==> design.v <==
module alu(
    input   wire    [4:0]   opcode,
    input   wire    [15:0]  a,
    input   wire    [15:0]  b,
    output  logic   [15:0]  out
);
always_comb begin
    casez (opcode)
        5'd0:    out = a + b;
        5'd1:    out = a - b;
        5'd2:    out = $signed(a) * $signed(b);
        5'd3:    out = a & b;
        5'd4:     out = a | b;
        5'd5:    out = a ^ b;
        5'd6:    out = a << b;
        5'd7:    out = a >> b;
        5'd8:   out = $signed(a) >>> b;
        5'd9:     out = 16'(a == b);
        5'd10:    out = 16'(a != b);
        5'd11:     out = 16'($signed(a) < $signed(b));
        5'd12:     out = 16'($signed(a) <= $signed(b));
        5'd13:     out = 16'($signed(a) > $signed(b));
        5'd14:     out = 16'($signed(a) >= $signed(b));
        5'd15:    out = 16'(a < b);
        default: out = 16'b0;
    endcase
end
endmodule
module stack
#(
    parameter WIDTH = 5,  
    parameter SIZE  = 32
)
(
    input wire clk,
    input wire [WIDTH-1:0] mem_dout_addr0,
    output wire [15:0] mem_dout0,
    input wire [WIDTH-1:0] mem_dout_addr1,
    output wire [15:0] mem_dout1,
    input wire we,
    input wire [WIDTH-1:0] mem_din_addr,
    input wire [15:0] mem_din
);
reg [15:0] data [SIZE-1:0];
always @(posedge clk) begin
    if (we) begin
        data[mem_din_addr] <= mem_din;
    end
end
assign mem_dout0 = data[mem_dout_addr0];  
assign mem_dout1 = data[mem_dout_addr1];  
endmodule
module rstack
#(
    parameter WIDTH         = 4,
    parameter SIZE          = 16,
    parameter DATA_WIDTH    = 13
)
(
    input   wire                    clk,
    input   wire [WIDTH-1:0]        mem_dout_addr,
    output  wire [DATA_WIDTH-1:0]   mem_dout,
    input   wire                    we,
    input   wire [WIDTH-1:0]        mem_din_addr,
    input   wire [DATA_WIDTH-1:0]   mem_din
);
reg [DATA_WIDTH-1:0] data [SIZE-1:0];
always @(posedge clk) begin
    if (we) begin
        data[mem_din_addr] <= mem_din;
    end
end
assign mem_dout = data[mem_dout_addr];  
endmodule
module cpu
#(
    parameter CODE_ADDR_WIDTH   = 13,
    parameter DATA_ADDR_WIDTH   = 13,
    parameter STACK_DEPTH       = 5,
    parameter RSTACK_DEPTH      = 4,
    parameter FP                = (1 << 13) - (1 << 6) * 6 - 16 - 16 * 4
)
(
    input   wire                        clk,
    input   wire                        reset,           
    input   wire                        resume,          
    output  wire [CODE_ADDR_WIDTH-1:0]  code_addr,       
    input   wire [15:0]                 instruction,     
    output  wire [DATA_ADDR_WIDTH-1:0]  mem_addr,        
    input   wire [15:0]                 mem_din,         
    output  wire                        mem_dout_we,     
    output  wire [15:0]                 mem_dout         
);
reg     [STACK_DEPTH-1:0] sp;    
logic   [STACK_DEPTH-1:0] sp_new;
wire    [STACK_DEPTH-1:0] sp_plus_1  = sp + 1;
wire    [STACK_DEPTH-1:0] sp_minus_1 = sp - 1;
wire    [15:0] stack_top;        
logic   [15:0] stack_top_new;
wire    [15:0] stack_pre_top;    
logic write_to_stack;            
stack #(
    .WIDTH(STACK_DEPTH),
    .SIZE(1 << STACK_DEPTH)
)
stack(
    .clk(clk),
    .mem_dout_addr0(sp),
    .mem_dout0(stack_top),
    .mem_dout_addr1(sp_minus_1),
    .mem_dout1(stack_pre_top),
    .we(write_to_stack),
    .mem_din_addr(sp_new),
    .mem_din(stack_top_new)
);
reg     [RSTACK_DEPTH-1:0] rsp;              
logic   [RSTACK_DEPTH-1:0] rsp_new;
reg     [CODE_ADDR_WIDTH-1:0] rstack_top;    
logic   [CODE_ADDR_WIDTH-1:0] rstack_top_new;
logic write_to_rstack;                       
rstack #(
    .WIDTH(RSTACK_DEPTH),
    .SIZE(1 << RSTACK_DEPTH),
    .DATA_WIDTH(CODE_ADDR_WIDTH)
)
rstack(
    .clk(clk),
    .mem_dout_addr(rsp),
    .mem_dout(rstack_top),
    .we(write_to_rstack),
    .mem_din_addr(rsp_new),
    .mem_din(rstack_top_new)
);
wire [15:0] instr       = reset ? 18944 : instruction;  
wire [15:0] instr_simm9 = {{7{instr[8]}}, instr[8:0]};
wire [15:0] instr_imm13 = {3'b0, instr[12:0]};
wire [4:0]  opcode      = instr[14:10];
wire cmd_type   = instr[15];     
wire mode       = instr[9];      
reg     [CODE_ADDR_WIDTH-1:0] pc;    
logic   [CODE_ADDR_WIDTH-1:0] pc_new;
wire    [CODE_ADDR_WIDTH-1:0] pc_plus_1 = pc + 1;
wire    [CODE_ADDR_WIDTH-1:0] pc_jz     = (~|stack_top) ? instr_imm13[12:0] : pc_plus_1;
reg     [DATA_ADDR_WIDTH-1:0] fp;    
logic   [DATA_ADDR_WIDTH-1:0] fp_new;
reg     wait_flag;
logic   wait_flag_new;
assign code_addr = pc_new;
wire [DATA_ADDR_WIDTH-1:0] mem_abs_addr =  (mode ?
                                            fp :
                                            stack_top[DATA_ADDR_WIDTH-1:0]
                                            ) + instr_simm9[DATA_ADDR_WIDTH-1:0];
assign mem_dout_we   = (!cmd_type && opcode == 5'd17) ? 1'b1 : 1'b0;
assign mem_dout      = mode ? stack_top : stack_pre_top;
assign mem_addr = mem_abs_addr;
wire [15:0] alu_x = mode ? stack_top : stack_pre_top;
wire [15:0] alu_y = mode ? instr_simm9 : stack_top;
wire [15:0] alu_out;
wire is_alu = !cmd_type && opcode < 5'd16;
alu alu(
    .opcode(opcode),
    .a(alu_x),
    .b(alu_y),
    .out(alu_out)
);
always_comb begin
    casez ({cmd_type, opcode, wait_flag, resume})
        8'b?_??_???_?_1:     pc_new = pc_plus_1;          
        8'b?_??_???_1_0,                                  
        {1'b0, 5'd23, 2'b0}: pc_new = pc;                 
        8'b1_00_???_0_0,                                  
        8'b1_10_???_0_0:     pc_new = instr_imm13[12:0];  
        8'b1_01_???_0_0:     pc_new = pc_jz;              
        {1'b0, 5'd20, 2'b0}:  pc_new = rstack_top;         
        default:             pc_new = pc_plus_1;
    endcase
end
always_comb begin
    case ({cmd_type, opcode})
        {1'b0, 5'd18}: fp_new = fp - instr_simm9[DATA_ADDR_WIDTH-1:0];
        {1'b0, 5'd20}:    fp_new = fp + instr_simm9[DATA_ADDR_WIDTH-1:0];
        {1'b0, 5'd19}: fp_new = stack_top[DATA_ADDR_WIDTH-1:0];
        default:         fp_new = fp;
    endcase
end
always_comb begin
    casez ({cmd_type, opcode})
        6'b1_10_???: rstack_top_new = pc_plus_1;  
        default:     rstack_top_new = DATA_ADDR_WIDTH'('x);
    endcase
end
always_comb begin
    casez ({cmd_type, opcode})
        6'b1_10_???:  rsp_new = rsp + 1;  
        {1'b0, 5'd20}: rsp_new = rsp - 1;
        default:      rsp_new = rsp;
    endcase
end
always_comb begin
    casez ({cmd_type, opcode})
        6'b1_10_???: write_to_rstack = 1'b1;  
        default:     write_to_rstack = 1'b0;
    endcase
end
always_comb begin
    casez ({cmd_type, is_alu, opcode})
        {2'b00, 5'd16},
        7'b01?????:         sp_new = mode ? sp : sp_minus_1;     
        {2'b00, 5'd17}:    sp_new = mode ? sp_minus_1 : sp - 2;
        {2'b00, 5'd19},
        {7'b10_01_???}:     sp_new = sp_minus_1;                 
        {2'b00, 5'd21},
        {2'b00, 5'd22},
        7'b10_11_???:       sp_new = sp_plus_1;                  
        default:            sp_new = sp;                         
    endcase
end
always_comb begin
    casez ({cmd_type, is_alu, opcode})
        7'b01?????:         stack_top_new = alu_out;         
        {2'b00, 5'd21}: stack_top_new = instr_simm9;
        {2'b00, 5'd22}:  stack_top_new = mem_din;
        7'b10_11_???:       stack_top_new = instr_imm13;     
        default:            stack_top_new = 16'bx;
    endcase
end
always_comb begin
    casez ({cmd_type, is_alu, opcode})
        7'b01?????,                                  
        {2'b00, 5'd21},
        {2'b00, 5'd22},
        7'b10_11_???:       write_to_stack = 1'b1;   
        default:            write_to_stack = 1'b0;
    endcase
end
always_comb begin
    casez({cmd_type, opcode, resume})
        {1'b0, 5'd23, 1'b0}: wait_flag_new = 1'b1;
        {7'b?_?????_1}:      wait_flag_new = 1'b0;
        default:             wait_flag_new = wait_flag;
    endcase
end
always_ff @(posedge clk) begin
    if (reset) begin
        pc  <= {CODE_ADDR_WIDTH{1'b1}};
        sp  <= STACK_DEPTH'(0);
        rsp <= RSTACK_DEPTH'(0);
        fp  <= DATA_ADDR_WIDTH'(FP);
        wait_flag <= 1'b0;
    end else begin
        pc  <= pc_new;
        sp  <= sp_new;
        rsp <= rsp_new;
        fp  <= fp_new;
        wait_flag <= wait_flag_new;
    end
end
endmodule
==> run.sh <==
#!/bin/bash
# the make line also repeats each setting of config.mk as NAME=value (left out here)
make -C /OpenROAD-flow-scripts/flow DESIGN_CONFIG=/design/flow/config.mk WORK_HOME=/design/flow/orfs CLKGATE_MAP_FILE= finish
==> config.mk <==
export PLATFORM = sky130hd
export DESIGN_NAME = cpu
export DESIGN_NICKNAME = cpu
export VERILOG_FILES = /design/flow/design.v
export SDC_FILE = /design/flow/constraint.sdc
export NUM_CORES = 4
export LEC_CHECK = 0
export CAP_MARGIN = 20
export CORE_MARGIN = 10
export CORE_UTILIZATION = 40
export CTS_CLUSTER_DIAMETER = 331
export CTS_CLUSTER_SIZE = 17
export HOLD_SLACK_MARGIN = -0.07
export SLEW_MARGIN = 20
==> constraint.sdc <==
create_clock -name core_clock -period 10.0 [get_ports {clk}]
set_input_delay 2.0000 -clock core_clock [delete_from_list [all_inputs] [get_ports {clk}]]
set_output_delay 2.0000 -clock core_clock [all_outputs]
set_load 0.01 [all_outputs]
==> results of run 1 <==
==> area by class of cell <==
type | instances | share of cell area (%)
Clock buffer | 67 | 2.64
Timing Repair Buffer | 310 | 5.39
Clock inverter | 3 | 0.101
Antenna cell | 1 | 0.00503
Tap cell | 1488 | 3.74
Sequential cell | 756 | 44.9
Multi-Input combinational cell | 2114 | 41.5
Inverter | 224 | 1.70
==> metrics by stage <==
step | cells | utilization (%) | worst slack (ps)
6_report | 4963 | 44.9 | 524
2_1_floorplan | 3301 | - | 396
3_5_place_dp | 4890 | 43.6 | 104
4_1_cts | 4960 | 44.8 | 130
5_1_grt | 4963 | 44.9 | 89.3
3_3_place_gp | 4890 | 43.6 | 121
==> layer usage <==
metal | up-vias | share of wire [%]
met4 | 4 | 4.6
met1 | 15931 | 40
li1 | 13016 | -
met3 | 312 | 9.0
met2 | 1714 | 46
met5 | - | 0.017
==> notes.md, run 1 <==
fresh numbers from the pnr run: Detailed Routing Iterations Pass 1 6, Min Clock Period, post-route 9480 ps, number of enable flip-flop cells 720, CP arrival 9830 ps, fmax 106 MHz, # resized after CTS 0, TritonCTS buffer count 50, worst reg-to-reg setup slack 520 ps, YS warnings 4, Unique cell types 102, beginning of the critical path sp[0], GRT Resource Usage Total 24.2%, cell type with the largest total area edfxtp_1, Vias 30977, Reg clk slew, reported paths 90 ps, H-tree levels 2, Avg WL per Cell 31.2 um, Post-CTS Setup Bufs 0, WHS Path Cells 2, count leader, synth edfxtp_1, clk sinks 756, Final Wtd Congestion 1.00, cell count after synthesis 3301, Top non-seq family multiplexers, Final Hold Viols 0, clock latency at the later pin of the worst-skew pair 650 ps, sequential fraction of design power 30.8%, worst slew pin tran 1080 ps, Die X-Extent 355 um, Clock Power 1960 uW, Post-synth top cells 720 x edfxtp_1, 316 x mux4_2, 245 x nor2_1, M2 GR Usage 38.3%, CP max-delay cell mux4_2, R2R Path Start sp[0], area fraction in compound gates 9.11%, Clock Power Share 15.3%, synth-to-layout area growth 11.1%, CTS tree yes, fin. max-slew vios 0, # nets final 3718, vias in the first global route 30564, Leak 0.0172 uW, CP Capture Point stack.data[31][15], Cell Rows 122, Crit. End Element flop, die height 355 um, count of state elements after synthesis 756, post-synthesis sequential area ratio 49.9%, R2R Path End stack.data[31][15], CTS Buffer Depth 3, Total Neg Setup Slack 0 ps, # setup viols final 0, crit path max fanout 36, final WL 155 mm, Main area contributors edfxtp_1 48%, mux4_2 16%, ha_1 4.0%, final hold slack 521 ps, critical path's top delay family adder cells, Post-DRT Antenna Nets 0, DP HPWL 110 mm, MaxCap Viol Count 0, total power 12800 uW, Bufs and invs on worst path 10, Psw 5380 uW, ys async rst share 0%, cts-stage hold buffer count 0, met3 GRT Util 4.57%, # fillers 10064, I/O Buffers 77, Simple-Gate Area Share 7.73%, Yosys Chip Area 44800 um^2, Max power group combinational logic, Pwr Density 258 nW/um^2, WP depth 30, Clock Skew 40.5 ps, Worst Hold End fp[11], Gate power share 53.9%, logic area 20700 um^2, 1st-iter DRT viols 4210, Adder Share, Synth 7.73%, IO Pins 78, design area 49800 um^2, Startpoint Class flop, total core area 111000 um^2, FP Util 40.4%, Avg Cell Area, Syn 13.6 um^2, post-synth net total 3563, Top cell area share 48.2%, Worst Reg-to-Reg Cells 30, Pint 7440 uW, met1 Use GR 32.5%, VDD IR max 0.000507 V, # Cells Yosys 3301, placed cell area 48300 um^2, clk root buf clkbuf_16, dominant synthesized flop cell edfxtp_1, status no timing/DRC/antenna violations, mux share 19.0%, Max transition margin 27.5%, CP Class flop to flop, XORs/XNORs by Area 1.91%, initial antenna violation count 5, DRC viols 0, grt total ovfl 0, tool warning count 64, first-pass GRT wire length 224 mm, RSZ-0062 raised after global routing false, synthesized cell area 44800 um^2, Hold Path Class flop to flop, Critical Path Max Stage Delay 580 ps, comb pwr 6910 uW, worst endpoint required time 10360 ps, pin count of the biggest net entering global routing 110, switch share 42.0%, P_seq 3950 uW, number of vias per cell 6.24, Reg area 22400 um^2, most used cell, CP fa_1, Hold Startpoint fp[11], Final Cycle Share 94.8%, busiest layer in global routing met2, Die Size 126000 um^2
==> run 2, diff against run 1 <==
CORE_MARGIN = 2   (was 10)
CORE_UTILIZATION = 58   (was 40)
CTS_CLUSTER_DIAMETER = unset   (was 331)
CTS_CLUSTER_SIZE = unset   (was 17)
HOLD_SLACK_MARGIN = unset   (was -0.07)
clock period = 5.4 ns   (was 10.0 ns; I/O delays follow)
==> run 2 against run 1 <==
Net effect:
- via count up 19%
- wire length grew 16%
- largest cell class unchanged
- critical path type unchanged
- the layout now fails its checks (setup timing)
- count of clock-buffer cells in the layout rose by 28
==> notes.md, run 2 <==
fresh numbers from the pnr run: status finished with violations, Layout Check Fails setup timing, # nets final 4370, Final Wtd Congestion 1.06, initial antenna violation count 4, MaxCap Viol Count 0, tool warning count 67, Worst Reg-to-Reg Cells 31, Die X-Extent 282 um, die height 282 um, DRC viols 0, R2R Path End stack.data[26][15], clk sinks 756, comb pwr 16700 uW, cell count after synthesis 3301, YS warnings 4, post-synth net total 3563, Critical Path Max Stage Delay 530 ps, # setup viols final 524, Max transition margin 31.5%, uppermost layer routed met5, vias in the first global route 36593, crit path max fanout 8, CP Class flop to flop, critical path's top delay family adder cells, mux share 19.0%, Detailed Routing Iterations Pass 1 9, fmax 120 MHz, ys async rst share 0%, pin count of the biggest net entering global routing 57, VDD IR max 0.000776 V, Pint 17900 uW, beginning of the critical path sp[0], CTS Buffer Depth 3, met3 WL post-DR 23.1 mm, fin. max-slew vios 0, Leak 0.0214 uW, sequential fraction of design power 24.7%, Worst Hold End fp[3], count of state elements after synthesis 756, WHS Path Cells 2, IO Pins 78, worst endpoint required time 5760 ps, FP Util 58.8%, Yosys Chip Area 44800 um^2, Psw 11800 uW, Top cell area share 48.2%, Top non-seq family multiplexers, Startpoint Class flop, grt total ovfl 0, clock latency at the later pin of the worst-skew pair 680 ps, Reg clk slew, reported paths 70 ps, Final Cycle Share 154%, placed cell area 52900 um^2, Clock Skew 71.3 ps, Bufs and invs on worst path 8, GRT Resource Usage Total 44.5%, Avg WL per Cell 34.5 um, CP max-delay cell fa_1, RSZ-0062 raised after global routing true, Gate power share 56.3%, Cell Rows 101, Unique cell types 102, Post-DRT Antenna Nets 0, worst slew pin tran 1030 ps, switch share 39.8%, synth-to-layout area growth 27.7%, 1st-iter DRT viols 6275, Vias 36874, clk root buf clkbuf_16, Min Clock Period, post-route 8300 ps, H-tree levels 3, M1 WL 61.3 mm, XORs/XNORs by Area 1.91%, Die Size 79500 um^2, CP Capture Point stack.data[26][15], Simple-Gate Area Share 7.73%, TritonCTS buffer count 79, Max power group combinational logic, synthesized cell area 44800 um^2, Final Non-Filler Cells 5204, dominant synthesized flop cell edfxtp_1, Clock Power Share 19.0%, worst reg-to-reg setup slack -2900 ps, Avg Cell Area, Syn 13.6 um^2, number of enable flip-flop cells 720, Adder Share, Synth 7.73%, logic area 21500 um^2, CTS tree yes, number of vias per cell 7.09, count leader, synth edfxtp_1, Crit. End Element flop, WP depth 31, Post-synth top cells 720 x edfxtp_1, 316 x mux4_2, 245 x nor2_1, Hold Path Class flop to flop, first-pass GRT wire length 251 mm, CP arrival 8670 ps, Pwr Density 519 nW/um^2, Clock Power 5640 uW, DP HPWL 120 mm, final WL 180 mm, total core area 76200 um^2, cell type with the largest total area edfxtp_1, Setup WS post-layout -2900 ps, Cell Count Post-Placement 4986, Reg area 22400 um^2, post-synthesis sequential area ratio 49.9%, area fraction in compound gates 9.11%, # fillers 4595, I/O Buffers 77, Hold Startpoint fp[3], cts-stage hold buffer count 0, Main area contributors edfxtp_1 48%, mux4_2 16%, ha_1 4.0%, P_seq 7320 uW, Total Neg Setup Slack -977150 ps, R2R Path Start sp[0], Final Hold Viols 0, Met2 Wirelength 80.9 mm, design area 57200 um^2, # Cells Yosys 3301
## run 2: area by class of cell
cell class / count / area share [%]
inverters: 224 / 1.51
clock buffers: 95 / 3.56
clock inverters: 49 / 1.04
multi-input cells: 2117 / 37.5
repair buffers: 930 / 15.0
flip-flops and latches: 756 / 39.1
well taps: 1030 / 2.25
diodes: 3 / 0.0131
## run 2: repair_timing
item / 4_1_cts / 5_1_grt
gates cloned: 11 / 5
buffers inserted: 33 / 26
gates resized: 90 / 118
endpoints found under the setup margin: 539 / 539
pin swaps: 31 / 40
## run 2: layer usage
layer  track usage [%]  vias up
met5                 0        -
met4              26.4        2
met3              11.3      933
met2              69.1     3450
met1              57.1    18095
li1                  -    14394
## run 2: per-stage QoR
step                power (uW)  setup slack, ps  utilization, %  hold WS (ps)
detailed placement       21800            -3010            69.4           518
finish                   29700            -2900            75.1           536
floorplan                15400            -3000               -           482
CTS                      28300            -2760            74.1           527
global placement         21500            -2840            69.4           509
global route             30700            -3110            75.1           564
==> run 3, diff against run 2 <==
CAP_MARGIN = 0   (was 20)
CORE_UTILIZATION = 65   (was 58)
CTS_CLUSTER_SIZE = 44   (was unset)
HOLD_SLACK_MARGIN = 0.29   (was unset)
MAX_ROUTING_LAYER = met4   (was unset)
PLACE_DENSITY_LB_ADDON = 0.02   (was unset)
SETUP_SLACK_MARGIN = 1.52   (was unset)
==> run 3 against run 2 <==
Net effect:
- the flow now stops in global routing (5_1_grt)
- die size decreased by 11%
- synthesized cell count is the same
- area after synthesis is the same
==> notes.md, run 3 <==
run metrics: post-synthesis sequential area ratio 49.9%, # Cells Yosys 3301, count of state elements after synthesis 756, cell type with the largest total area edfxtp_1, GRT Resource Usage Total 68.0%, post-place setup slack -3200 ps, FP Util 65.5%, Die Size 71100 um^2, cts-stage hold buffer count 0, placed cell area 52500 um^2, Top cell area share 48.2%, IO Pins 78, mux share 19.0%, H-tree levels 3, ys async rst share 0%, Die X-Extent 267 um, area fraction in compound gates 9.11%, Unique cell types 102, count leader, synth edfxtp_1, Cell Rows 96, grt total ovfl 54, I/O Buffers 77, Simple-Gate Area Share 7.73%, Fail Step global routing (5_1_grt), total core area 68500 um^2, Adder Share, Synth 7.73%, error msg [ERROR GRT-0116] Global routing finished with congestion. Check the congestion regions in the DRC Viewer., clk sinks 756, dominant synthesized flop cell edfxtp_1, Yosys Chip Area 44800 um^2, die height 267 um, post-synth net total 3563, DP HPWL 126 mm, TritonCTS buffer count 77, synthesized cell area 44800 um^2, Post-synth top cells 720 x edfxtp_1, 316 x mux4_2, 245 x nor2_1, CTS Buffer Depth 3, clk root buf clkbuf_16, YS warnings 4, number of enable flip-flop cells 720, Cell Count Post-Placement 4829, XORs/XNORs by Area 1.91%, Main area contributors edfxtp_1 48%, mux4_2 16%, ha_1 4.0%, cell count after synthesis 3301, status did not finish, Avg Cell Area, Syn 13.6 um^2, Top non-seq family multiplexers, Final Wtd Congestion 1.06
[run 3: routing by layer]
layer  GRT overflow  GRT usage [%]
met4             30           59.5
met5              -              -
met1              1           72.0
met2             23           85.6
met3              0           44.7
[run 3: repair_timing]
item	CTS
setup endpoints to repair	1298
buffers inserted	16
resized	93
cloned	8
pin swaps	34
[run 3: metrics by stage]
| step | hold slack [ps] | TNS, ps |
|---|---|---|
| 4_1_cts | 514 | -984630 |
| 3_5_place_dp | 510 | -1124930 |
| 3_3_place_gp | 500 | -1002410 |
| 2_1_floorplan | 482 | -1019240 |
==> run 4, diff against run 3 <==
ABC_AREA = 1   (was unset)
CAP_MARGIN = 15   (was 0)
CELL_PAD_IN_SITES_GLOBAL_PLACEMENT = 0   (was unset)
CORE_MARGIN = 5   (was 2)
CORE_UTILIZATION = 56   (was 65)
CTS_CLUSTER_SIZE = 76   (was 44)
GPL_ROUTABILITY_DRIVEN = 1   (was unset)
GPL_TIMING_DRIVEN = 1   (was unset)
HOLD_SLACK_MARGIN = 0.01   (was 0.29)
MIN_ROUTING_LAYER = met1   (was unset)
PLACE_DENSITY = 0.91   (was unset)
PLACE_DENSITY_LB_ADDON = unset   (was 0.02)
SETUP_SLACK_MARGIN = -0.29   (was 1.52)
TNS_END_PERCENT = 85   (was unset)
clock period = 6.8 ns   (was 5.4 ns; I/O delays follow)
==> run 4 against run 3 <==
Net effect:
- now fails the layout checks on setup timing
- area after synthesis is 6.2% higher
- synthesized cell count is 76% higher
- die size is 28% higher
==> notes.md, run 4 <==
fresh numbers from the pnr run: status finished with violations, Layout Check Fails setup timing, total power 20400 uW, dominant synthesized flop cell edfxtp_1, Hold Startpoint fp[10], switch share 41.6%, Final Non-Filler Cells 7418, fin. max-slew vios 0, count of state elements after synthesis 756, Cell Count Post-Placement 7260, Setup WS post-layout -867 ps, Avg Cell Area, Syn 8.18 um^2, Die Size 90900 um^2, design area 56300 um^2, Vias 46448, # setup viols final 364, tool warning count 67, synth-to-layout area growth 18.4%, Pwr Density 362 nW/um^2, I/O Buffers 77, Simple-Gate Area Share 26.4%, crit path max fanout 16, R2R Path Start sp[0], # nets final 6480, Yosys Chip Area 47600 um^2, Clock Power 4120 uW, WHS Path Cells 2, Worst Hold End fp[10], Crit. End Element flop, Final Wtd Congestion 1.10, IO Pins 78, XORs/XNORs by Area 0.991%, CTS tree yes, Reg clk slew, reported paths 70 ps, logic area 22000 um^2, Main area contributors edfxtp_1 45%, nand2_1 13%, nand3_1 6.7%, sequential fraction of design power 28.0%, Cell Rows 107, TritonCTS buffer count 77, Adder Share, Synth 7.28%, first-pass GRT wire length 257 mm, CP Capture Point stack.data[31][15], mux share 0.0421%, worst reg-to-reg setup slack -870 ps, Min Clock Period, post-route 7670 ps, Clock Skew 67.9 ps, worst slew pin tran 1030 ps, final hold slack 519 ps, Critical Path Max Stage Delay 610 ps, Reg area 22400 um^2, area fraction in compound gates 10.4%, Max transition margin 31.6%, cts-stage hold buffer count 0, 1st-iter DRT viols 7850, Hold Path Class flop to flop, clk root buf clkbuf_16, grt total ovfl 0, DRC viols 0, die height 301 um, vias in the first global route 44050, Post-synth top cells 1690 x nand2_1, 720 x edfxtp_1, 634 x nand3_1, post-synthesis sequential area ratio 47.0%, FP Util 56.1%, Bufs and invs on worst path 15, DP HPWL 122 mm, Top cell area share 45.4%, number of vias per cell 6.26, clk sinks 756, P_seq 5730 uW, H-tree levels 3, RSZ-0062 raised after global routing true, fmax 130 MHz, comb pwr 10600 uW, VDD IR max 0.000498 V, Final Hold Viols 0, Startpoint Class flop, pin count of the biggest net entering global routing 108, # fillers 6360, Max power group combinational logic, Die X-Extent 301 um, placed cell area 53200 um^2, Avg WL per Cell 23.5 um, Pint 11900 uW, beginning of the critical path sp[0], worst endpoint required time 7220 ps, Gate power share 51.8%, Leak 0.0242 uW, CTS Buffer Depth 3, total core area 84700 um^2, critical path's top delay family adder cells, Top non-seq family simple AND/OR/NAND/NOR gates, post-synth net total 6076, WP depth 41, cell type with the largest total area edfxtp_1, CP max-delay cell fa_1, Clock Power Share 20.2%, Final Cycle Share 113%, Psw 8490 uW, Post-DRT Antenna Nets 0, YS warnings 4, Worst Reg-to-Reg Cells 41, Unique cell types 61, initial antenna violation count 1, number of enable flip-flop cells 720, final WL 174 mm, clock latency at the later pin of the worst-skew pair 670 ps, MaxCap Viol Count 0, Detailed Routing Iterations Pass 1 9, CP Class flop to flop, synthesized cell area 47600 um^2, GRT Resource Usage Total 37.8%, cell count after synthesis 5814, # Cells Yosys 5814, ys async rst share 0%, R2R Path End stack.data[31][15], CP arrival 8080 ps, count leader, synth nand2_1
run 4: metrics by stage:
| step | TNS (ps) | utilization, % | worst slack [ps] |
|---|---|---|---|
| after floorplan | -150630 | - | -1090 |
| after global placement | -416810 | 62.8 | -1410 |
| after detailed placement | -439890 | 62.8 | -1530 |
| after CTS | -220920 | 65.7 | -824 |
| after global routing | -321760 | 66.5 | -1160 |
| final | -215720 | 66.5 | -867 |
run 4: repair_timing:
item,in CTS,in global routing
gates resized,11,90
setup buffers,0,16
pin swaps,2,12
gates cloned,1,6
endpoints found under the setup margin,322,362
run 4: metal layers:
layer	routed length (um)	vias to the layer above	global-route usage [%]
met5	0	-	-
met4	13600	0	22.2
met3	23900	945	8.65
met2	76900	3813	57.4
met1	59700	21403	46.7
li1	-	20287	-
run 4: final cells by class:
| class | instances | share of cell area [%] |
|---|---|---|
| Clock inverter | 41 | 0.731 |
| Sequential cell | 756 | 39.7 |
| Multi-Input combinational cell | 4194 | 39.1 |
| Inverter | 551 | 3.72 |
| Tap cell | 1144 | 2.54 |
| Timing Repair Buffer | 638 | 10.7 |
| Clock buffer | 93 | 3.53 |
| Antenna cell | 1 | 0.00444 |
==> run 5, diff against run 4 <==
ABC_AREA = unset   (was 1)
CAP_MARGIN = 20   (was 15)
CELL_PAD_IN_SITES_GLOBAL_PLACEMENT = unset   (was 0)
CORE_MARGIN = 2   (was 5)
CORE_UTILIZATION = 68   (was 56)
CTS_CLUSTER_SIZE = 37   (was 76)
GPL_ROUTABILITY_DRIVEN = unset   (was 1)
GPL_TIMING_DRIVEN = unset   (was 1)
HOLD_SLACK_MARGIN = unset   (was 0.01)
MAX_ROUTING_LAYER = unset   (was met4)
MIN_ROUTING_LAYER = unset   (was met1)
PLACE_DENSITY = unset   (was 0.91)
SETUP_SLACK_MARGIN = unset   (was -0.29)
TNS_END_PERCENT = unset   (was 85)
clock period = 7.92 ns   (was 6.8 ns; I/O delays follow)
==> run 5 against run 4 <==
Net effect:
- the run now fails in global routing (5_1_grt)
- area after synthesis fell by 5.8%
- die size fell by 25%
- synthesized cell count fell by 43%
==> notes.md, run 5 <==
run metrics: TritonCTS buffer count 75, DP HPWL 120 mm, synthesized cell area 44800 um^2, H-tree levels 3, cell count after synthesis 3301, Die X-Extent 261 um, dominant synthesized flop cell edfxtp_1, Unique cell types 102, post-synthesis sequential area ratio 49.9%, Avg Cell Area, Syn 13.6 um^2, Cell Rows 94, CTS Buffer Depth 3, Simple-Gate Area Share 7.73%, I/O Buffers 77, post-synth net total 3563, clk root buf clkbuf_16, Top non-seq family multiplexers, status did not finish, ys async rst share 0%, Adder Share, Synth 7.73%, Top cell area share 48.2%, cts-stage hold buffer count 0, GRT Resource Usage Total 69.8%, Post-synth top cells 720 x edfxtp_1, 316 x mux4_2, 245 x nor2_1, clk sinks 756, grt total ovfl 183, total core area 65500 um^2, number of enable flip-flop cells 720, Final Wtd Congestion 1.02, XORs/XNORs by Area 1.91%, mux share 19.0%, cell type with the largest total area edfxtp_1, count leader, synth edfxtp_1, post-place setup slack -723 ps, die height 261 um, Main area contributors edfxtp_1 48%, mux4_2 16%, ha_1 4.0%, area fraction in compound gates 9.11%, count of state elements after synthesis 756, Fail Step global routing (5_1_grt), Die Size 68000 um^2, error msg [ERROR GRT-0116] Global routing finished with congestion. Check the congestion regions in the DRC Viewer., placed cell area 49800 um^2, FP Util 68.4%, Yosys Chip Area 44800 um^2, YS warnings 4, IO Pins 78, # Cells Yosys 3301
==> run 5: timing repair <==
item / in CTS
hold endpoints to repair: 0
pin swaps: 32
resized: 113
buffers inserted: 44
gates cloned: 13
endpoints found under the setup margin: 293
==> run 5: per-stage QoR <==
step | hold slack [ps] | instances | power [uW] | utilization, % | setup TNS, ps
2_1_floorplan | 482 | 3301 | 10500 | - | -36140
3_3_place_gp | 503 | 4485 | 13900 | 76.0 | -80670
3_5_place_dp | 511 | 4485 | 14300 | 76.0 | -113570
4_1_cts | 528 | 4677 | 18900 | 81.7 | -34260
==> run 5: layer usage <==
layer / global-route usage [%] / overflow
met1: 72.2 / 1
met2: 87.2 / 96
met3: 53.1 / 4
met4: 65.2 / 82
met5: 21.4 / 0
==> run 6, diff against run 5 <==
CAP_MARGIN = 15   (was 20)
CELL_PAD_IN_SITES_DETAIL_PLACEMENT = 2   (was unset)
CELL_PAD_IN_SITES_GLOBAL_PLACEMENT = 2   (was unset)
CORE_ASPECT_RATIO = 0.56   (was unset)
CORE_MARGIN = 4   (was 2)
CORE_UTILIZATION = 52   (was 68)
CTS_CLUSTER_DIAMETER = 97   (was unset)
CTS_CLUSTER_SIZE = unset   (was 37)
GPL_ROUTABILITY_DRIVEN = 0   (was unset)
GPL_TIMING_DRIVEN = 0   (was unset)
MIN_ROUTING_LAYER = met2   (was unset)
PLACE_DENSITY = 0.88   (was unset)
SETUP_SLACK_MARGIN = -0.07   (was unset)
SLEW_MARGIN = 15   (was 20)
clock period = 10.8 ns   (was 7.92 ns; I/O delays follow)
==> run 6 against run 5 <==
Net effect:
- die size increased by 34%
- area after synthesis unchanged
- synthesized cell count unchanged
- the run again fails in global routing (5_1_grt)
==> notes.md, run 6 <==
run metrics: Post-synth top cells 720 x edfxtp_1, 316 x mux4_2, 245 x nor2_1, Die X-Extent 400 um, DP HPWL 171 mm, Fail Step global routing (5_1_grt), error msg [ERROR GRT-0116] Global routing finished with congestion. Check the congestion regions in the DRC Viewer., Adder Share, Synth 7.73%, Cell Rows 80, XORs/XNORs by Area 1.91%, ys async rst share 0%, Main area contributors edfxtp_1 48%, mux4_2 16%, ha_1 4.0%, mux share 19.0%, IO Pins 78, clk sinks 756, Simple-Gate Area Share 7.73%, clk root buf clkbuf_16, # Cells Yosys 3301, count leader, synth edfxtp_1, area fraction in compound gates 9.11%, number of enable flip-flop cells 720, GRT Resource Usage Total 98.1%, status did not finish, CTS Buffer Depth 3, total core area 85300 um^2, I/O Buffers 77, die height 228 um, FP Util 52.5%, TritonCTS buffer count 73, synthesized cell area 44800 um^2, Cell Count Post-Placement 4580, post-synthesis sequential area ratio 49.9%, Top cell area share 48.2%, cell count after synthesis 3301, post-synth net total 3563, Die Size 91100 um^2, Yosys Chip Area 44800 um^2, dominant synthesized flop cell edfxtp_1, Unique cell types 102, Top non-seq family multiplexers, cell type with the largest total area edfxtp_1, H-tree levels 3, Avg Cell Area, Syn 13.6 um^2, count of state elements after synthesis 756, grt total ovfl 4168, YS warnings 4
[run 6: what timing repair did]
item,CTS
setup buffers,16
pin swaps,6
cloned,3
hold buffers,0
gates resized,163
setup endpoints to repair,458
[run 6: metrics by stage]
| stage | worst slack [ps] | area [um^2] | util (%) |
|---|---|---|---|
| after global placement | -3360 | 47000 | 55.1 |
| after CTS | -66.7 | 51700 | 60.6 |
| after floorplan | 1200 | 44800 | - |
| after detailed placement | -3620 | 48600 | 56.9 |
[run 6: layer usage]
layer	GRT usage, %	GRT overflow
met1	-	-
met2	95.5	777
met3	110	2622
met4	82.5	439
met5	101	330
==> run 7, diff against run 6 <==
CAP_MARGIN = 20   (was 15)
CELL_PAD_IN_SITES_DETAIL_PLACEMENT = unset   (was 2)
CELL_PAD_IN_SITES_GLOBAL_PLACEMENT = unset   (was 2)
CORE_ASPECT_RATIO = unset   (was 0.56)
CORE_MARGIN = 2   (was 4)
CORE_UTILIZATION = 63   (was 52)
CTS_CLUSTER_DIAMETER = unset   (was 97)
CTS_CLUSTER_SIZE = 48   (was unset)
GPL_ROUTABILITY_DRIVEN = unset   (was 0)
GPL_TIMING_DRIVEN = unset   (was 0)
MIN_ROUTING_LAYER = unset   (was met2)
PLACE_DENSITY = unset   (was 0.88)
SETUP_SLACK_MARGIN = 1.55   (was -0.07)
SLEW_MARGIN = 20   (was 15)
clock period = 5.4 ns   (was 10.8 ns; I/O delays follow)
==> run 7 against run 6 <==
Net effect:
- the flow again stops in global routing (5_1_grt)
- area after synthesis unchanged
- die size fell by 20%
- synthesized cell count unchanged
==> notes.md, run 7 <==
run metrics: dominant synthesized flop cell edfxtp_1, Final Wtd Congestion 1.09, I/O Buffers 77, Avg Cell Area, Syn 13.6 um^2, IO Pins 78, Adder Share, Synth 7.73%, TritonCTS buffer count 74, clk sinks 756, area fraction in compound gates 9.11%, post-place setup slack -3130 ps, Die Size 73300 um^2, count of state elements after synthesis 756, Top cell area share 48.2%, H-tree levels 3, DP HPWL 123 mm, number of enable flip-flop cells 720, Cell Rows 97, Top non-seq family multiplexers, Main area contributors edfxtp_1 48%, mux4_2 16%, ha_1 4.0%, synthesized cell area 44800 um^2, Fail Step global routing (5_1_grt), Cell Count Post-Placement 4795, cell type with the largest total area edfxtp_1, GRT Resource Usage Total 70.7%, Post-synth top cells 720 x edfxtp_1, 316 x mux4_2, 245 x nor2_1, FP Util 63.8%, post-synthesis sequential area ratio 49.9%, die height 271 um, mux share 19.0%, # Cells Yosys 3301, error msg [ERROR GRT-0232] Routing congestion too high. Check the congestion heatmap in the GUI., XORs/XNORs by Area 1.91%, Die X-Extent 271 um, CTS Buffer Depth 3, total core area 70300 um^2, ys async rst share 0%, Simple-Gate Area Share 7.73%, count leader, synth edfxtp_1, clk root buf clkbuf_16, cell count after synthesis 3301, Yosys Chip Area 44800 um^2, post-synth net total 3563, YS warnings 4, status did not finish, grt total ovfl 38, Unique cell types 102
## run 7: per-stage QoR
step	power (uW)	TNS (ps)	util (%)	cell area (um^2)
floorplan	15400	-1019240	-	45200
CTS	28500	-982170	79.6	55900
global placement	21000	-1085550	73.9	51900
detailed placement	21500	-1142680	73.9	51900
## run 7: metal layers
| layer | GRT usage [%] | GRT overflow |
|---|---|---|
| met5 | 33.0 | 0 |
| met2 | 85.3 | 16 |
| met4 | 64.5 | 20 |
| met1 | 73.1 | 2 |
| met3 | 56.8 | 0 |
## run 7: what timing repair did
item | in CTS
pin swaps | 33
buffers inserted | 61
gates resized | 110
hold buffers | 0
gates cloned | 19
setup endpoints to repair | 1298
==> run 8, diff against run 7 <==
CORE_ASPECT_RATIO = 1.05   (was unset)
CORE_UTILIZATION = 65   (was 63)
CTS_CLUSTER_SIZE = 44   (was 48)
HOLD_SLACK_MARGIN = 0.29   (was unset)
MAX_ROUTING_LAYER = met4   (was unset)
PLACE_DENSITY_LB_ADDON = 0.02   (was unset)
SETUP_SLACK_MARGIN = 1.52   (was 1.55)
==> run 8 against run 7 <==
Net effect:
- the run again fails in global routing (5_1_grt)
- die size fell by 3.0%
- area after synthesis unchanged
- synthesized cell count did not move
==> notes.md, run 8 <==
run metrics: status did not finish, Fail Step global routing (5_1_grt), error msg [ERROR GRT-0116] Global routing finished with congestion. Check the congestion regions in the DRC Viewer., TritonCTS buffer count 74, cts-stage hold buffer count 0, clk root buf clkbuf_16, DP HPWL 129 mm, cell type with the largest total area edfxtp_1, count of state elements after synthesis 756, I/O Buffers 77, H-tree levels 3, Yosys Chip Area 44800 um^2, post-synthesis sequential area ratio 49.9%, YS warnings 4, die height 273 um, Final Wtd Congestion 1.09, Adder Share, Synth 7.73%, Top non-seq family multiplexers, ys async rst share 0%, mux share 19.0%, cell count after synthesis 3301, Die X-Extent 260 um, CTS Buffer Depth 3, Simple-Gate Area Share 7.73%, post-synth net total 3563, Cell Rows 98, Unique cell types 102, FP Util 65.7%, # Cells Yosys 3301, Post-synth top cells 720 x edfxtp_1, 316 x mux4_2, 245 x nor2_1, GRT Resource Usage Total 73.6%, count leader, synth edfxtp_1, number of enable flip-flop cells 720, Top cell area share 48.2%, grt total ovfl 317, dominant synthesized flop cell edfxtp_1, area fraction in compound gates 9.11%, Die Size 71100 um^2, XORs/XNORs by Area 1.91%, Avg Cell Area, Syn 13.6 um^2, Main area contributors edfxtp_1 48%, mux4_2 16%, ha_1 4.0%, synthesized cell area 44800 um^2, clk sinks 756, total core area 68200 um^2, IO Pins 78
run 8: metrics by stage:
stage,cells,cell area (um^2),worst slack [ps]
3_3_place_gp,4806,52200,-2900
3_5_place_dp,4806,52200,-3260
4_1_cts,4989,55800,-2790
2_1_floorplan,3301,45200,-3000
run 8: timing repair:
action                                  4_1_cts
endpoints found under the setup margin     1296
gates resized                               123
setup buffers                                34
pin swaps                                    27
cloned                                       15
run 8: layer usage:
layer / track usage (%) / GRT overflow
met5: - / -
met4: 64.0 / 114
met3: 55.1 / 19
met2: 88.9 / 170
met1: 76.6 / 14
==> run 9, diff against run 8 <==
ABC_AREA = 0   (was unset)
CELL_PAD_IN_SITES_GLOBAL_PLACEMENT = 3   (was unset)
CORE_ASPECT_RATIO = unset   (was 1.05)
CORE_MARGIN = 5   (was 2)
CORE_UTILIZATION = 56   (was 65)
CTS_CLUSTER_DIAMETER = 114   (was unset)
CTS_CLUSTER_SIZE = 76   (was 44)
GPL_ROUTABILITY_DRIVEN = 1   (was unset)
GPL_TIMING_DRIVEN = 0   (was unset)
HOLD_SLACK_MARGIN = 0.09   (was 0.29)
MAX_ROUTING_LAYER = met5   (was met4)
MIN_ROUTING_LAYER = met2   (was unset)
PLACE_DENSITY = 0.68   (was unset)
PLACE_DENSITY_LB_ADDON = unset   (was 0.02)
SETUP_SLACK_MARGIN = -0.5   (was 1.52)
SLEW_MARGIN = 5   (was 20)
TNS_END_PERCENT = 55   (was unset)
clock period = 15.2 ns   (was 5.4 ns; I/O delays follow)
==> run 9 against run 8 <==
Net effect:
- the run fails in global placement (3_3_place_gp)
- area after synthesis unchanged
- die size up 21%
- synthesized cell count unchanged
==> notes.md, run 9 <==
run metrics: Cell Rows 103, Adder Share, Synth 7.73%, dominant synthesized flop cell edfxtp_1, post-synth net total 3563, XORs/XNORs by Area 1.91%, cell type with the largest total area edfxtp_1, Avg Cell Area, Syn 13.6 um^2, Unique cell types 102, error msg [ERROR GPL-0301] Utilization 100.722 % exceeds 100%., count leader, synth edfxtp_1, Die X-Extent 293 um, total core area 79100 um^2, Die Size 85800 um^2, mux share 19.0%, Simple-Gate Area Share 7.73%, # Cells Yosys 3301, post-synthesis sequential area ratio 49.9%, count of state elements after synthesis 756, status did not finish, cell count after synthesis 3301, ys async rst share 0%, Post-synth top cells 720 x edfxtp_1, 316 x mux4_2, 245 x nor2_1, IO Pins 78, area fraction in compound gates 9.11%, Main area contributors edfxtp_1 48%, mux4_2 16%, ha_1 4.0%, FP Util 56.6%, Top non-seq family multiplexers, number of enable flip-flop cells 720, die height 293 um, YS warnings 4, Fail Step global placement (3_3_place_gp), Yosys Chip Area 44800 um^2, synthesized cell area 44800 um^2, Top cell area share 48.2%
==> run 10, diff against run 9 <==
ABC_AREA = unset   (was 0)
CAP_MARGIN = 0   (was 20)
CELL_PAD_IN_SITES_GLOBAL_PLACEMENT = unset   (was 3)
CORE_MARGIN = 2   (was 5)
CORE_UTILIZATION = 61   (was 56)
CTS_CLUSTER_DIAMETER = unset   (was 114)
CTS_CLUSTER_SIZE = 48   (was 76)
GPL_ROUTABILITY_DRIVEN = unset   (was 1)
GPL_TIMING_DRIVEN = unset   (was 0)
HOLD_SLACK_MARGIN = 0.27   (was 0.09)
MAX_ROUTING_LAYER = unset   (was met5)
MIN_ROUTING_LAYER = unset   (was met2)
PLACE_DENSITY = unset   (was 0.68)
PLACE_DENSITY_LB_ADDON = 0.12   (was unset)
SETUP_SLACK_MARGIN = 1.55   (was -0.5)
SLEW_MARGIN = 20   (was 5)
TNS_END_PERCENT = unset   (was 55)
clock period = 5.4 ns   (was 15.2 ns; I/O delays follow)
==> run 10 against run 9 <==
Net effect:
- now fails the layout checks on setup timing
- die size shrank 12%
- area after synthesis stayed put
- synthesized cell count unchanged
==> notes.md, run 10 <==
fresh numbers from the pnr run: Final Cycle Share 162%, P_seq 7340 uW, synth-to-layout area growth 26.9%, Psw 12500 uW, post-synthesis sequential area ratio 49.9%, ys async rst share 0%, Clock Power 5650 uW, sequential fraction of design power 24.2%, YS warnings 4, Leak 0.0213 uW, H-tree levels 3, Post-synth top cells 720 x edfxtp_1, 316 x mux4_2, 245 x nor2_1, Clock Power Share 18.6%, most used cell, CP xnor2_1, WP depth 31, post-synth net total 3563, Adder Share, Synth 7.73%, switch share 41.1%, mux share 19.0%, fmax 114 MHz, Vias 39541, FP Util 61.5%, Avg Cell Area, Syn 13.6 um^2, Pint 17900 uW, DRC viols 0, Top non-seq family multiplexers, Startpoint Class flop, Gate power share 57.2%, Total Neg Setup Slack -1140720 ps, R2R Path End stack.data[9][15], RSZ-0062 raised after global routing true, Setup WS post-layout -3370 ps, area fraction in compound gates 9.11%, final hold slack 527 ps, CP max-delay cell mux4_2, Die Size 75600 um^2, Min Clock Period, post-route 8770 ps, total core area 72800 um^2, count of state elements after synthesis 756, Critical Path Max Stage Delay 630 ps, Post-DRT Antenna Nets 0, CP Capture Point stack.data[9][15], Avg WL per Cell 39.4 um, Hold Startpoint fp[8], Yosys Chip Area 44800 um^2, VDD IR max 0.000957 V, critical path's top delay family adder cells, clk sinks 756, Simple-Gate Area Share 7.73%, cell type with the largest total area edfxtp_1, Worst Hold End fp[8], fin. max-slew vios 0, R2R Path Start sp[0], first-pass GRT wire length 272 mm, worst endpoint required time 5780 ps, # nets final 4349, Crit. End Element flop, Cell Rows 99, Reg clk slew, reported paths 70 ps, worst reg-to-reg setup slack -3370 ps, initial antenna violation count 20, XORs/XNORs by Area 1.91%, status finished with violations, IO Pins 78, MaxCap Viol Count 0, clock latency at the later pin of the worst-skew pair 700 ps, I/O Buffers 77, number of enable flip-flop cells 720, grt total ovfl 0, Final Wtd Congestion 1.08, Unique cell types 102, Main area contributors edfxtp_1 48%, mux4_2 16%, ha_1 4.0%, tool warning count 67, number of vias per cell 7.72, Detailed Routing Iterations Pass 1 15, vias in the first global route 38263, Clock Skew 71.2 ps, CP Class flop to flop, cell count after synthesis 3301, Top cell area share 48.2%, WHS Path Cells 2, TritonCTS buffer count 76, DP HPWL 122 mm, comb pwr 17400 uW, Worst Reg-to-Reg Cells 31, Final Hold Viols 0, final WL 202 mm, Bufs and invs on worst path 8, Layout Check Fails setup timing, Die X-Extent 275 um, CTS tree yes, pin count of the biggest net entering global routing 57, beginning of the critical path sp[0], Max power group combinational logic, worst slew pin tran 1120 ps, dominant synthesized flop cell edfxtp_1, CTS Buffer Depth 3, synthesized cell area 44800 um^2, Max transition margin 25.2%, Hold Path Class flop to flop, clk root buf clkbuf_16, # setup viols final 544, GRT Resource Usage Total 51.3%, 1st-iter DRT viols 8110, die height 275 um, CP arrival 9150 ps, count leader, synth edfxtp_1, crit path max fanout 8, Pwr Density 534 nW/um^2, # Cells Yosys 3301
==> run 10: what timing repair did <==
item / CTS / global route
hold buffers: 0 / 0
pin swaps: 20 / 18
resized: 108 / 37
buffers inserted: 55 / 23
setup endpoints to repair: 1296 / 1297
gates cloned: 17 / 6
==> run 10: through the flow <==
step                cells  worst slack [ps]  utilization (%)  cell area (um^2)  power (uW)
CTS                  5077             -2920             77.4             56400       28900
global placement     4866             -2870             72.0             52400       21700
floorplan            3301             -3000                -             45200       15400
detailed placement   4866             -3050             72.0             52400       22100
finish               5124             -3370             78.1             56900       30400
global route         5113             -3400             78.1             56900       31100
==> run 10: per-layer routing <==
metal  up-vias  wire (um)  track usage (%)
met5         -         81                0
met4         4      22100             37.9
met3      1630      32400             17.9
met2      4812      85700             76.5
met1     18743      61400             62.3
li1      14352          -                -
==> run 10: cell type report <==
class	instances	area, um^2
multi-input cells	2117	21200
clock inverters	51	573
repair buffers	912	8690
well taps	959	1200
inverters	224	863
diodes	17	42.5
flip-flops and latches	756	22400
fillers	3912	15900
clock buffers	88	1980
==> run 11, diff against run 10 <==
CAP_MARGIN = 20   (was 0)
CORE_UTILIZATION = 58   (was 61)
CTS_CLUSTER_SIZE = unset   (was 48)
HOLD_SLACK_MARGIN = unset   (was 0.27)
PLACE_DENSITY_LB_ADDON = unset   (was 0.12)
SETUP_SLACK_MARGIN = unset   (was 1.55)
clock period = 5.2 ns   (was 5.4 ns; I/O delays follow)
==> run 11 against run 10 <==
Net effect:
- still fails the layout checks on setup timing
- clock skew grew 9.9 ps
- sequential share of layout area barely moved
- global-route usage down 8.5 points
- flip-flop count did not move
- die size rose by 5.1%
- combinational power shrank 3%
==> notes.md, run 11 <==
fresh numbers from the pnr run: grt total ovfl 0, Critical Path Max Stage Delay 570 ps, Final Cycle Share 160%, DP HPWL 119 mm, comb pwr 16900 uW, cell type with the largest total area edfxtp_1, Psw 11800 uW, Final Hold Viols 0, synthesized cell area 44800 um^2, count of state elements after synthesis 756, H-tree levels 3, Simple-Gate Area Share 7.73%, Die X-Extent 282 um, Clock Power 5670 uW, Cell Rows 101, most used cell, CP xnor2_1, Main area contributors edfxtp_1 48%, mux4_2 16%, ha_1 4.0%, final WL 168 mm, CTS tree yes, CP Capture Point stack.data[17][15], fmax 120 MHz, number of enable flip-flop cells 720, Crit. End Element flop, Max power group combinational logic, Leak 0.0213 uW, Avg Cell Area, Syn 13.6 um^2, Max transition margin 30.0%, XORs/XNORs by Area 1.91%, Reg clk slew, reported paths 60 ps, design area 56900 um^2, Pint 18300 uW, WP depth 30, Min Clock Period, post-route 8300 ps, I/O Buffers 77, first-pass GRT wire length 242 mm, Hold Startpoint fp[11], Clock Skew 81.1 ps, Startpoint Class flop, Antenna Diode Count 0, Worst Hold End fp[11], crit path max fanout 8, # setup viols final 538, Yosys Chip Area 44800 um^2, Layout Check Fails setup timing, Final Wtd Congestion 1.09, pin count of the biggest net entering global routing 44, Top cell area share 48.2%, RSZ-0062 raised after global routing true, R2R Path End stack.data[17][15], IO Pins 78, Bufs and invs on worst path 7, Vias 35614, VDD IR max 0.000666 V, Worst Reg-to-Reg Cells 30, WHS Path Cells 2, Detailed Routing Iterations Pass 1 9, cell count after synthesis 3301, CTS Buffer Depth 3, number of vias per cell 6.82, die height 282 um, post-synth net total 3563, initial antenna violation count 2, CP max-delay cell fa_1, # fillers 4728, CP Class flop to flop, critical path's top delay family adder cells, Reg area 22400 um^2, clk sinks 756, worst endpoint required time 5530 ps, worst reg-to-reg setup slack -3100 ps, Unique cell types 102, beginning of the critical path sp[1], YS warnings 4, Avg WL per Cell 32.2 um, Top non-seq family multiplexers, Clock Power Share 18.8%, Gate power share 56.0%, CP arrival 8630 ps, sequential fraction of design power 25.2%, logic area 21200 um^2, switch share 39.2%, tool warning count 67, placed cell area 53100 um^2, GRT Resource Usage Total 42.8%, area fraction in compound gates 9.11%, FP Util 58.8%, Post-DRT Antenna Nets 0, # Cells Yosys 3301, mux share 19.0%, # nets final 4388, Die Size 79500 um^2, worst slew pin tran 1040 ps, vias in the first global route 35837, post-synthesis sequential area ratio 49.9%, Adder Share, Synth 7.73%, clk root buf clkbuf_16, total power 30200 uW, clock latency at the later pin of the worst-skew pair 680 ps, count leader, synth edfxtp_1, Hold Path Class flop to flop, synth-to-layout area growth 27.0%, R2R Path Start sp[1], DRC viols 0, status finished with violations, P_seq 7600 uW, dominant synthesized flop cell edfxtp_1, total core area 76200 um^2, TritonCTS buffer count 77, Setup WS post-layout -3100 ps, Pwr Density 530 nW/um^2, ys async rst share 0%, 1st-iter DRT viols 5166, fin. max-slew vios 0, MaxCap Viol Count 0, Post-synth top cells 720 x edfxtp_1, 316 x mux4_2, 245 x nor2_1
## run 11: timing repair
| item | 4_1_cts | 5_1_grt |
|---|---|---|
| gates resized | 84 | 59 |
| buffers inserted | 31 | 14 |
| endpoints found under the setup margin | 541 | 540 |
| cloned | 11 | 3 |
| hold buffers | 0 | 0 |
| pin swaps | 48 | 42 |
## run 11: cell type report
type	instances	share of cell area, %
well taps	1030	2.26
multi-input cells	2116	37.3
inverters	224	1.52
flip-flops and latches	756	39.3
repair buffers	951	15.1
clock inverters	48	0.985
clock buffers	95	3.57
## run 11: layer usage
layer	vias to the layer above	track usage, %	wire, um
met3	636	9.29	19300
met5	-	0	0
met2	2813	66.4	77500
li1	14414	-	-
met1	17751	56.0	59900
met4	0	25.5	11600
## run 11: through the flow
step           hold WS, ps  util, %  TNS (ps)  setup slack [ps]  instances
2_1_floorplan          482        -  -1121580             -3200       3301
3_3_place_gp           502     69.7  -1079080             -3100       5019
3_5_place_dp           520     69.7  -1087020             -3120       5019
4_1_cts                523     74.3  -1009440             -3010       5204
5_1_grt                562     74.7  -1161240             -3260       5220
6_report               525     74.7  -1076710             -3100       5220
==> run 12, diff against run 11 <==
CELL_PAD_IN_SITES_GLOBAL_PLACEMENT = 3   (was unset)
CORE_MARGIN = 8   (was 2)
CORE_UTILIZATION = 40   (was 58)
CTS_CLUSTER_SIZE = 28   (was unset)
GPL_TIMING_DRIVEN = 0   (was unset)
HOLD_SLACK_MARGIN = 0.18   (was unset)
MIN_ROUTING_LAYER = met2   (was unset)
TNS_END_PERCENT = 30   (was unset)
clock period = 10.0 ns   (was 5.2 ns; I/O delays follow)
==> run 12 against run 11 <==
Net effect:
- the layout still fails its checks (setup timing)
- maximum frequency shrank 17%
- count of clock-buffer cells in the layout is the same
- cell count about the same
- hold slack improved by 14 ps
- clock skew fell by 25 ps
- sequential power is 48% lower
- register-to-register slack improved by 3100 ps
- highest routed layer is now met5
==> notes.md, run 12 <==
fresh numbers from the pnr run: Pint 8700 uW, Yosys Chip Area 44800 um^2, vias in the first global route 48708, Final Hold Viols 0, Top non-seq family multiplexers, Final Non-Filler Cells 5215, most used cell, CP fa_1, synth-to-layout area growth 20.8%, CTS Buffer Depth 3, Max power group combinational logic, Total Neg Setup Slack -84.0 ps, Setup WS post-layout -10.7 ps, Avg Cell Area, Syn 13.6 um^2, initial antenna violation count 5, Hold Path Class flop to flop, Cell Count Post-Placement 4933, WP depth 30, H-tree levels 3, VDD IR max 0.000386 V, Die Size 123000 um^2, number of vias per cell 8.35, Post-DRT Antenna Nets 0, worst reg-to-reg setup slack -10 ps, final WL 203 mm, 1st-iter DRT viols 11321, mux share 19.0%, MaxCap Viol Count 0, Critical Path Max Stage Delay 610 ps, Layout Check Fails setup timing, grt total ovfl 0, cell count after synthesis 3301, DRC viols 0, cell type with the largest total area edfxtp_1, CTS tree yes, XORs/XNORs by Area 1.91%, tool warning count 65, Final Wtd Congestion 1.03, Clock Power Share 19.3%, TritonCTS buffer count 83, CP max-delay cell dfxtp_2, CP Capture Point stack.data[15][15], synthesized cell area 44800 um^2, Gate power share 55.4%, worst slew pin tran 1350 ps, Simple-Gate Area Share 7.73%, Min Clock Period, post-route 10010 ps, Max transition margin 10.3%, Crit. End Element flop, post-place setup slack -3740 ps, YS warnings 4, IO Pins 78, post-synth net total 3563, RSZ-0062 raised after global routing false, Leak 0.0187 uW, Pwr Density 289 nW/um^2, crit path max fanout 11, clk sinks 756, number of enable flip-flop cells 720, WHS Path Cells 2, sequential fraction of design power 25.3%, FP Util 40.4%, design area 54100 um^2, die height 351 um, I/O Buffers 77, Clock Skew 56.2 ps, count leader, synth edfxtp_1, Worst Reg-to-Reg Cells 30, total core area 111000 um^2, post-synthesis sequential area ratio 49.9%, DP HPWL 145 mm, Die X-Extent 351 um, Vias 43551, Top cell area share 48.2%, pin count of the biggest net entering global routing 33, Main area contributors edfxtp_1 48%, mux4_2 16%, ha_1 4.0%, # nets final 3895, critical path's top delay family adder cells, Avg WL per Cell 38.8 um, Worst Hold End fp[0], Final Cycle Share 100%, GRT Resource Usage Total 48.0%, fmax 99.9 MHz, area fraction in compound gates 9.11%, worst endpoint required time 10360 ps, fin. max-slew vios 0, dominant synthesized flop cell edfxtp_1, Cell Rows 122, Adder Share, Synth 7.73%, Clock Power 3020 uW, count of state elements after synthesis 756, Bufs and invs on worst path 8, R2R Path End stack.data[15][15], Post-synth top cells 720 x edfxtp_1, 316 x mux4_2, 245 x nor2_1, first-pass GRT wire length 275 mm, R2R Path Start sp[4], fin util 48.8%, status finished with violations, Hold Startpoint fp[0], Unique cell types 102, beginning of the critical path sp[4], placed cell area 49300 um^2, # setup viols final 8, CP Class flop to flop, ys async rst share 0%, Psw 6950 uW, Startpoint Class flop, switch share 44.4%, Detailed Routing Iterations Pass 1 13, CP arrival 10370 ps, clock latency at the later pin of the worst-skew pair 680 ps, Reg clk slew, reported paths 60 ps, clk root buf clkbuf_16, comb pwr 8670 uW, # Cells Yosys 3301, P_seq 3950 uW
==> run 12: repair_timing <==
action	CTS	global route
hold buffers	0	0
setup buffers	39	61
cloned	4	0
endpoints found under the hold margin	0	0
pin swaps	11	22
resized	202	126
endpoints found under the setup margin	462	292
==> run 12: per-layer routing <==
layer	share of wire (%)	vias to the layer above	track usage, %	routed length, um
li1	-	13393	-	-
met1	0	13985	-	0
met3	40	2086	61.1	81000
met4	13	117	17.3	26100
met5	2.2	-	31.1	4410
met2	45	13970	54.5	91100
==> run 12: final cells by class <==
cell class              count  area [um^2]
well taps                1488         1860
repair buffers            249         3050
clock buffers              95         2140
diodes                     33         82.6
multi-input cells        2118        21500
plain buffers             201         1780
flip-flops and latches    756        22300
inverters                 224          900
fillers                  9688        56800
clock inverters            51          449
==> run 12: stage by stage <==
stage	total power, uW	hold slack, ps
CTS	14700	538
global placement	10900	517
finish	15700	539
detailed placement	11100	532
floorplan	8090	482
global route	16100	566
==> run 13, diff against run 12 <==
CELL_PAD_IN_SITES_GLOBAL_PLACEMENT = unset   (was 3)
CORE_MARGIN = 2   (was 8)
CORE_UTILIZATION = 68   (was 40)
CTS_CLUSTER_SIZE = 48   (was 28)
GPL_TIMING_DRIVEN = unset   (was 0)
HOLD_SLACK_MARGIN = unset   (was 0.18)
MIN_ROUTING_LAYER = unset   (was met2)
SETUP_SLACK_MARGIN = -0.52   (was unset)
TNS_END_PERCENT = unset   (was 30)
clock period = 7.83 ns   (was 10.0 ns; I/O delays follow)
==> run 13 against run 12 <==
Net effect:
- the flow now stops in global routing (5_1_grt)
- die size fell by 45%
- area after synthesis did not move
- synthesized cell count did not move
==> notes.md, run 13 <==
run metrics: GRT Resource Usage Total 78.2%, Fail Step global routing (5_1_grt), mux share 19.0%, grt total ovfl 691, YS warnings 4, IO Pins 78, Final Wtd Congestion 1.06, Die Size 68000 um^2, count leader, synth edfxtp_1, Die X-Extent 261 um, clk root buf clkbuf_16, synthesized cell area 44800 um^2, area fraction in compound gates 9.11%, Avg Cell Area, Syn 13.6 um^2, clk sinks 756, count of state elements after synthesis 756, Cell Count Post-Placement 4487, post-synth net total 3563, post-synthesis sequential area ratio 49.9%, cell count after synthesis 3301, Yosys Chip Area 44800 um^2, total core area 65500 um^2, Cell Rows 94, cell type with the largest total area edfxtp_1, ys async rst share 0%, DP HPWL 125 mm, # Cells Yosys 3301, die height 261 um, Unique cell types 102, Post-synth top cells 720 x edfxtp_1, 316 x mux4_2, 245 x nor2_1, FP Util 68.4%, Top non-seq family multiplexers, Adder Share, Synth 7.73%, cts-stage hold buffer count 0, dominant synthesized flop cell edfxtp_1, Simple-Gate Area Share 7.73%, Main area contributors edfxtp_1 48%, mux4_2 16%, ha_1 4.0%, error msg [ERROR GRT-0116] Global routing finished with congestion. Check the congestion regions in the DRC Viewer., I/O Buffers 77, H-tree levels 3, Top cell area share 48.2%, TritonCTS buffer count 76, XORs/XNORs by Area 1.91%, status did not finish, CTS Buffer Depth 3, number of enable flip-flop cells 720
-- run 13: through the flow --
step | TNS, ps | cell area [um^2] | worst slack (ps) | total power [uW]
CTS | -103250 | 53200 | -841 | 19300
detailed placement | -178580 | 49800 | -995 | 14600
global placement | -159310 | 49800 | -811 | 14200
floorplan | -90860 | 45200 | -574 | 10600
-- run 13: timing repair --
action	4_1_cts
gates cloned	13
setup endpoints to repair	99
gates resized	57
setup buffers	35
pin swaps	23
-- run 13: per-layer routing --
layer,GRT usage [%],GRT overflow
met1,80.2,48
met3,65.9,53
met2,92.9,342
met4,70.4,238
met5,40.5,10
==> run 14, diff against run 13 <==
CORE_UTILIZATION = 65   (was 68)
CTS_CLUSTER_DIAMETER = 244   (was unset)
CTS_CLUSTER_SIZE = unset   (was 48)
SETUP_SLACK_MARGIN = 0.6   (was -0.52)
clock period = 5.4 ns   (was 7.83 ns; I/O delays follow)
==> run 14 against run 13 <==
Net effect:
- the run again fails in global routing (5_1_grt)
- die size up 4.5%
- synthesized cell count unchanged
- area after synthesis unchanged
==> notes.md, run 14 <==
run metrics: status did not finish, Fail Step global routing (5_1_grt), error msg [ERROR GRT-0116] Global routing finished with congestion. Check the congestion regions in the DRC Viewer., clk root buf clkbuf_16, GRT Resource Usage Total 73.1%, Simple-Gate Area Share 7.73%, total core area 68500 um^2, area fraction in compound gates 9.11%, Top non-seq family multiplexers, post-place setup slack -3150 ps, clk sinks 756, post-synthesis sequential area ratio 49.9%, Yosys Chip Area 44800 um^2, Unique cell types 102, Adder Share, Synth 7.73%, Final Wtd Congestion 1.05, die height 267 um, Top cell area share 48.2%, Post-synth top cells 720 x edfxtp_1, 316 x mux4_2, 245 x nor2_1, # Cells Yosys 3301, Die Size 71100 um^2, IO Pins 78, CTS Buffer Depth 3, DP HPWL 130 mm, XORs/XNORs by Area 1.91%, cts-stage hold buffer count 0, cell count after synthesis 3301, count of state elements after synthesis 756, Avg Cell Area, Syn 13.6 um^2, number of enable flip-flop cells 720, dominant synthesized flop cell edfxtp_1, mux share 19.0%, YS warnings 4, cell type with the largest total area edfxtp_1, count leader, synth edfxtp_1, ys async rst share 0%, FP Util 65.5%, Die X-Extent 267 um, post-synth net total 3563, Cell Rows 96, synthesized cell area 44800 um^2, H-tree levels 3, TritonCTS buffer count 77, Cell Count Post-Placement 4789, I/O Buffers 77, grt total ovfl 266, Main area contributors edfxtp_1 48%, mux4_2 16%, ha_1 4.0%
==> run 14: metrics by stage <==
| step | area (um^2) | utilization (%) | setup TNS [ps] |
|---|---|---|---|
| global placement | 52200 | 76.2 | -998060 |
| floorplan | 45200 | - | -1019240 |
| detailed placement | 52200 | 76.2 | -1093650 |
| CTS | 56000 | 81.8 | -988820 |
==> run 14: what timing repair did <==
action / in CTS
gates cloned: 15
endpoints found under the setup margin: 938
pin swaps: 43
buffers inserted: 57
endpoints found under the hold margin: 0
resized: 112
==> run 14: layer usage <==
metal	GRT usage (%)	overflow
met5	28.7	2
met4	65.7	97
met3	58.6	11
met2	88.6	140
met1	76.3	16
Power figures rest on the tool's default switching activity, not on a simulated workload.
